== run 1 ==
==> flow/design.v (excerpt) <==
module fifo(input wire clk,reset,wr,rd, input wire[15:0] d_in, output wire full,empty, output wire[15:0] d_out);
	wire[3:0] front,rear;
	wire[15:0] t;
	wire front_inc,rear_inc,full_,empty_;
	full_empty f0(front,rear,full,empty);
	invert i0(full,full_);
	invert i1(empty,empty_);
	and2 a1(wr,full_,front_inc);
	bin_counter bc0(clk,reset,front_inc,front);
	and2 a2(rd,empty_,rear_inc);
	bin_counter bc1(clk,reset,rear_inc,rear);
	memory m0(clk, reset, front_inc, rear_inc, front, rear, d_in, t);
	dfr16 d0(clk, reset, t, d_out);
endmodule
Size in the first run: about 1400 cells after synthesis, ~280 flip-flops, about 38 I/O pins, about 0.012 mm^2 of cells after synthesis.
clock: 3.59 ns
lec_check: 0
cap_margin: 20
core_margin: 2
core_utilization: 72
cts_cluster_size: 31
place_density: 0.6
slew_margin: 20
run.sh (not shown) runs the stock make flow with config.mk's settings and CLKGATE_MAP_FILE=.
Run 1 completed end to end with timing, DRC and antenna clean.
> inputs changed (run 1 -> run 2)
--- a/flow/config.mk
+++ b/flow/config.mk
@@ -9,3 +9,3 @@
 export CORE_MARGIN = 2
-export CORE_UTILIZATION = 72
+export CORE_UTILIZATION = 70
 export CTS_CLUSTER_SIZE = 31
==> results <==
- Run 2 vs run 1, headroom to the max-slew limit went down by 1.9 points.
- The slew at the pin closest to its max-slew limit in run 2 was higher than what run 1 gave.
- Power: run 2 draws more than run 1
- Final cell count (lower): run 1
- Worst setup slack: run 2 worse than run 1
- Re total non-filler cell area in the finished layout: run 1 and run 2 aren't equal, and the lower value belongs to run 1.
> inputs changed (run 2 -> run 3)
--- a/flow/config.mk
+++ b/flow/config.mk
@@ -7,7 +7,8 @@
 export LEC_CHECK = 0
+export ABC_AREA = 1
 export CAP_MARGIN = 20
 export CORE_MARGIN = 2
-export CORE_UTILIZATION = 70
-export CTS_CLUSTER_SIZE = 31
-export PLACE_DENSITY = 0.6
+export CORE_UTILIZATION = 69
+export CTS_CLUSTER_SIZE = 32
+export SETUP_SLACK_MARGIN = -0.15
 export SLEW_MARGIN = 20
==> flow/constraint.sdc <==
create_clock -name core_clock -period 2.74 [get_ports {clk}]
set_input_delay 0.5480 -clock core_clock [delete_from_list [all_inputs] [get_ports {clk}]]
set_output_delay 0.5480 -clock core_clock [all_outputs]
set_load 0.01 [all_outputs]
Results
The flow ended early for run 3: it failed with a tool error in 5_1_grt. Relative to run 2, post-synth area from yosys stat has increased by about 14% in run 3. Going from run 2 to run 3, count of instances resized after the clock tree is built went up by 114, sequential area share after synthesis lower, number of distinct library cells after synthesis -14, area after synthesis rose by about 14%. Going from run 2 to run 3, the die area was enlarged. For count of H-tree levels built during CTS, run 3 and run 2 come out practically identical. Run 3 ends up with higher final RePlAce weighted congestion than run 2 does. [compare] base=run 2 new=run 3: height of the die now sits higher; placement row count now sits higher.
### run 3 -> run 4
--- a/flow/config.mk
+++ b/flow/config.mk
@@ -7,8 +7,7 @@
 export LEC_CHECK = 0
-export ABC_AREA = 1
 export CAP_MARGIN = 20
 export CORE_MARGIN = 2
-export CORE_UTILIZATION = 69
-export CTS_CLUSTER_SIZE = 32
-export SETUP_SLACK_MARGIN = -0.15
+export CORE_UTILIZATION = 70
+export CTS_CLUSTER_SIZE = 25
+export PLACE_DENSITY = 0.6
 export SLEW_MARGIN = 20
==> flow/constraint.sdc <==
create_clock -name core_clock -period 3.46 [get_ports {clk}]
set_input_delay 0.6920 -clock core_clock [delete_from_list [all_inputs] [get_ports {clk}]]
set_output_delay 0.6920 -clock core_clock [all_outputs]
set_load 0.01 [all_outputs]
[summary]
Run 4 ended with every stage complete and zero timing, DRC or antenna violations.
I/O pin total: run 4 vs run 3 identical
Looking only at sequential share of the synthesized area, and setting everything else aside, the higher value of run 3 and run 4 goes to run 4.
Run 4: netlist area before placement is about 12% lower than what run 3 reported.
Run 4 ends up with lower placeable core region than run 3 does.
The post-place setup slack in run 4 sits 0.50 ns above the value recorded for run 3.
Run 3 and run 4 ended up with roughly the same clock tree buffer depth.
Synthesized cell count (run 3 / run 4): 1.5
On run 4: die size is 0.0029 mm^2 lower than what run 3 gave.
--- input diff run 4..run 5 ---
--- a/flow/config.mk
+++ b/flow/config.mk
@@ -10,4 +10,5 @@
 export CORE_UTILIZATION = 70
-export CTS_CLUSTER_SIZE = 25
-export PLACE_DENSITY = 0.6
+export CTS_CLUSTER_SIZE = 31
+export PLACE_DENSITY_LB_ADDON = 0.01
+export SETUP_SLACK_MARGIN = 0.6
 export SLEW_MARGIN = 20
==> flow/constraint.sdc <==
create_clock -name core_clock -period 3.59 [get_ports {clk}]
set_input_delay 0.7180 -clock core_clock [delete_from_list [all_inputs] [get_ports {clk}]]
set_output_delay 0.7180 -clock core_clock [all_outputs]
set_load 0.01 [all_outputs]
Findings:
Run 5: complete, dirty (max-capacitance violations, max-slew violations, negative setup slack)
Run 5 ends up with lower global-route wire length before repair than run 4 does.
Ratio of final minimum period to clock period ended up 3.3 points higher on run 5 than on run 4.
[diff] setup slack of the critical path after layout, run 5 relative to run 4: regression
Hold slack essentially unchanged between run 5 and run 4.
> inputs changed (run 5 -> run 6)
--- a/flow/config.mk
+++ b/flow/config.mk
@@ -9,6 +9,4 @@
 export CORE_MARGIN = 2
-export CORE_UTILIZATION = 70
-export CTS_CLUSTER_SIZE = 31
-export PLACE_DENSITY_LB_ADDON = 0.01
-export SETUP_SLACK_MARGIN = 0.6
+export CORE_UTILIZATION = 40
+export PLACE_DENSITY = 0.6
 export SLEW_MARGIN = 20
==> flow/constraint.sdc <==
create_clock -name core_clock -period 4.49 [get_ports {clk}]
set_input_delay 0.8980 -clock core_clock [delete_from_list [all_inputs] [get_ports {clk}]]
set_output_delay 0.8980 -clock core_clock [all_outputs]
set_load 0.01 [all_outputs]
==> comparison <==
- The final layout from run 6, which completed every stage, passed the timing, design-rule and antenna checks at the end of the flow.
- Run 6 reports a lower total power than run 5 does.
- NOTE final cell count without fillers run 5->run 6 increased by a few percent
- As far as hold slack is concerned, run 5 and run 6 perform about the same.
- Number of logic gates: run 6 vs run 5 down about 0.7%
- The lower worst setup slack came out of run 5.
- Run 6 vs. run 5: horizontal die dimension picked up an extra about 30%, number of gates on the worst path with buffers counted lost 11, final clock period utilization by the worst path lost 5.7 points.
Power is estimated from default activity; no workload was simulated.
